==> job 3642 <==
==> flow/design.v (excerpt) <==
module my_chip (
    input logic [11:0] io_in,  
    output logic [11:0] io_out,  
    input logic clock,
    input logic reset  
);
make LEC_CHECK=0 CAP_MARGIN=40 CELL_PAD_IN_SITES_DETAIL_PLACEMENT=1 CELL_PAD_IN_SITES_GLOBAL_PLACEMENT=3 CORE_MARGIN=7 CORE_UTILIZATION=40 CTS_CLUSTER_DIAMETER=111 GPL_TIMING_DRIVEN=0 MAX_ROUTING_LAYER=met5 MIN_ROUTING_LAYER=met1 SLEW_MARGIN=20 TNS_END_PERCENT=45 finish   # period 4.49 ns
run.sh (not shown) runs the stock make flow with config.mk's settings and CLKGATE_MAP_FILE=.
==> job 3533 (differences from job 3642) <==
==> flow/config.mk (replaced) <==
export PLATFORM = sky130hd
export DESIGN_NAME = my_chip
export DESIGN_NICKNAME = my_chip
export VERILOG_FILES = /design/flow/design.v
export SDC_FILE = /design/flow/constraint.sdc
export NUM_CORES = 4
export LEC_CHECK = 0
export CAP_MARGIN = 0
export CORE_MARGIN = 2
export CORE_UTILIZATION = 72
export CTS_CLUSTER_DIAMETER = 51
export CTS_CLUSTER_SIZE = 21
export PLACE_DENSITY = 0.67
export SETUP_SLACK_MARGIN = 1.18
export SLEW_MARGIN = 20
==> flow/constraint.sdc (replaced) <==
create_clock -name core_clock -period 9.03 [get_ports {clock}]
set_input_delay 1.8060 -clock core_clock [delete_from_list [all_inputs] [get_ports {clock}]]
set_output_delay 1.8060 -clock core_clock [all_outputs]
set_load 0.01 [all_outputs]
==> job 2029 (differences from job 3642) <==
==> flow/config.mk (replaced) <==
export PLATFORM = sky130hd
export DESIGN_NAME = my_chip
export DESIGN_NICKNAME = my_chip
export VERILOG_FILES = /design/flow/design.v
export SDC_FILE = /design/flow/constraint.sdc
export NUM_CORES = 4
export LEC_CHECK = 0
export ABC_AREA = 1
export CAP_MARGIN = 20
export CORE_MARGIN = 2
export CORE_UTILIZATION = 71
export PLACE_DENSITY_LB_ADDON = 0.12
export SETUP_SLACK_MARGIN = 0.65
export SLEW_MARGIN = 20
==> flow/constraint.sdc (replaced) <==
create_clock -name core_clock -period 5.86 [get_ports {clock}]
set_input_delay 1.1720 -clock core_clock [delete_from_list [all_inputs] [get_ports {clock}]]
set_output_delay 1.1720 -clock core_clock [all_outputs]
set_load 0.01 [all_outputs]
==> results <==
Of job 2029 and job 3533, job 3533 has the higher hold slack (gap 3.1 ps). In job 3533 the sequential share of layout area is higher than in job 3642, by 3.2 points. The lowest die size belongs to job 3533, the highest to job 3642. Between job 3533 and job 3642, the lower via count is in job 3533 (gap 6.1%, measured against job 3642). Of job 3533 and job 2029, job 2029 has the higher first-iteration DRC count (gap about 3.7%, measured against job 2029). In area after synthesis, job 3533 and job 3642 do not differ. Synthesized cell count is the same in job 3642 and job 3533. In job 3642 the register-to-register slack is worse than in job 3533, by 4400 ps.

========
==> quartz: inputs <==
my_chip again, from the RTL that the note above started with.
Settings: LEC_CHECK=0, CAP_MARGIN=35, CELL_PAD_IN_SITES_DETAIL_PLACEMENT=2, CELL_PAD_IN_SITES_GLOBAL_PLACEMENT=3, CORE_ASPECT_RATIO=0.58, CORE_MARGIN=5, CORE_UTILIZATION=49, GPL_ROUTABILITY_DRIVEN=0, HOLD_SLACK_MARGIN=-0.0, SETUP_SLACK_MARGIN=-0.26, SLEW_MARGIN=20; clock period 9.16 ns.
==> inputs of violet, as changes to quartz <==
- ABC_AREA: unset -> 1
- CAP_MARGIN: 35 -> 0
- CELL_PAD_IN_SITES_DETAIL_PLACEMENT: 2 -> unset
- CELL_PAD_IN_SITES_GLOBAL_PLACEMENT: 3 -> unset
- CORE_ASPECT_RATIO: 0.58 -> unset
- CORE_MARGIN: 5 -> 2
- CORE_UTILIZATION: 49 -> 72
- CTS_CLUSTER_SIZE: unset -> 99
- GPL_ROUTABILITY_DRIVEN: 0 -> unset
- HOLD_SLACK_MARGIN: -0.0 -> unset
- PLACE_DENSITY_LB_ADDON: unset -> 0.06
- SETUP_SLACK_MARGIN: -0.26 -> 1.12
- TNS_END_PERCENT: unset -> 5
==> flow/constraint.sdc (replaced) <==
create_clock -name core_clock -period 3.81 [get_ports {clock}]
set_input_delay 0.7620 -clock core_clock [delete_from_list [all_inputs] [get_ports {clock}]]
set_output_delay 0.7620 -clock core_clock [all_outputs]
set_load 0.01 [all_outputs]
==> inputs of maple, as changes to quartz <==
- ABC_AREA: unset -> 1
- CAP_MARGIN: 35 -> 0
- CELL_PAD_IN_SITES_DETAIL_PLACEMENT: 2 -> unset
- CELL_PAD_IN_SITES_GLOBAL_PLACEMENT: 3 -> unset
- CORE_ASPECT_RATIO: 0.58 -> unset
- CORE_MARGIN: 5 -> 2
- CORE_UTILIZATION: 49 -> 72
- CTS_CLUSTER_DIAMETER: unset -> 319
- CTS_CLUSTER_SIZE: unset -> 14
- GPL_ROUTABILITY_DRIVEN: 0 -> unset
- HOLD_SLACK_MARGIN: -0.0 -> unset
- PLACE_DENSITY_LB_ADDON: unset -> 0.06
- SETUP_SLACK_MARGIN: -0.26 -> 1.11
==> flow/constraint.sdc (replaced) <==
create_clock -name core_clock -period 3.91 [get_ports {clock}]
set_input_delay 0.7820 -clock core_clock [delete_from_list [all_inputs] [get_ports {clock}]]
set_output_delay 0.7820 -clock core_clock [all_outputs]
set_load 0.01 [all_outputs]
==> results <==
violet went through all stages and came out clean. maple went through all stages and came out clean. quartz did not get past 3_1_place_gp_skip_io.
Between violet and maple, the lower power is in maple (gap 19%, measured against maple).
Against violet, the global-route usage of maple is lower by 0.86 points.
Sequential share of layout area is about the same in maple and violet.
Against violet, the combinational power of maple is larger by about 3%.
Of violet and maple, maple has the higher fmax (gap 0.72%, measured against maple).
Against quartz, the synthesized cell count of violet is larger by 19%.
Core utilization: maple is higher than violet (0.19 points).
==> figures <==
quantity                                                                       quartz                  violet                     maple
Area fraction in full adders, half adders and majority gates                    11.6%                   11.0%                     11.0%
Synthesized net count                                                           3,341                   3,938                     3,938
Most utilized layer in the global route result                                      -                    met2                      met2
Maximum ir drop on the vdd rail                                                     -              0.000381 V                0.000418 V
Result of the run                                                      did not finish  no timing/DRC/antenna violations  no timing/DRC/antenna violations
Stage where the flow stopped                                     3_1_place_gp_skip_io                       -                         -
Number of clock buffer instances in the layout                                      -                      67                        43
Total clock network power                                                           -               0.00550 W                 0.00380 W
Arrival time worst endpoint                                                         -                 3.91 ns                   3.86 ns
Multi-input gates                                                                   -                   2,632                     2,632
Synthesized-area fraction occupied by ao, oa, aoi and oai cells                 19.2%                   16.9%                     16.9%
Total die size                                                           56,700 sq um            38,800 sq um              38,800 sq um
Die Wd                                                                         309 um                  197 um                    197 um
Most numerous cell on the critical path                                             -  sky130_fd_sc_hd__buf_6  sky130_fd_sc_hd__nand2_2
Crit path launch type                                                               -                    flop                      flop
Setup bufs post-CTS                                                                 -                      39                        35
Power figures rest on the tool's default switching activity, not on a simulated workload.
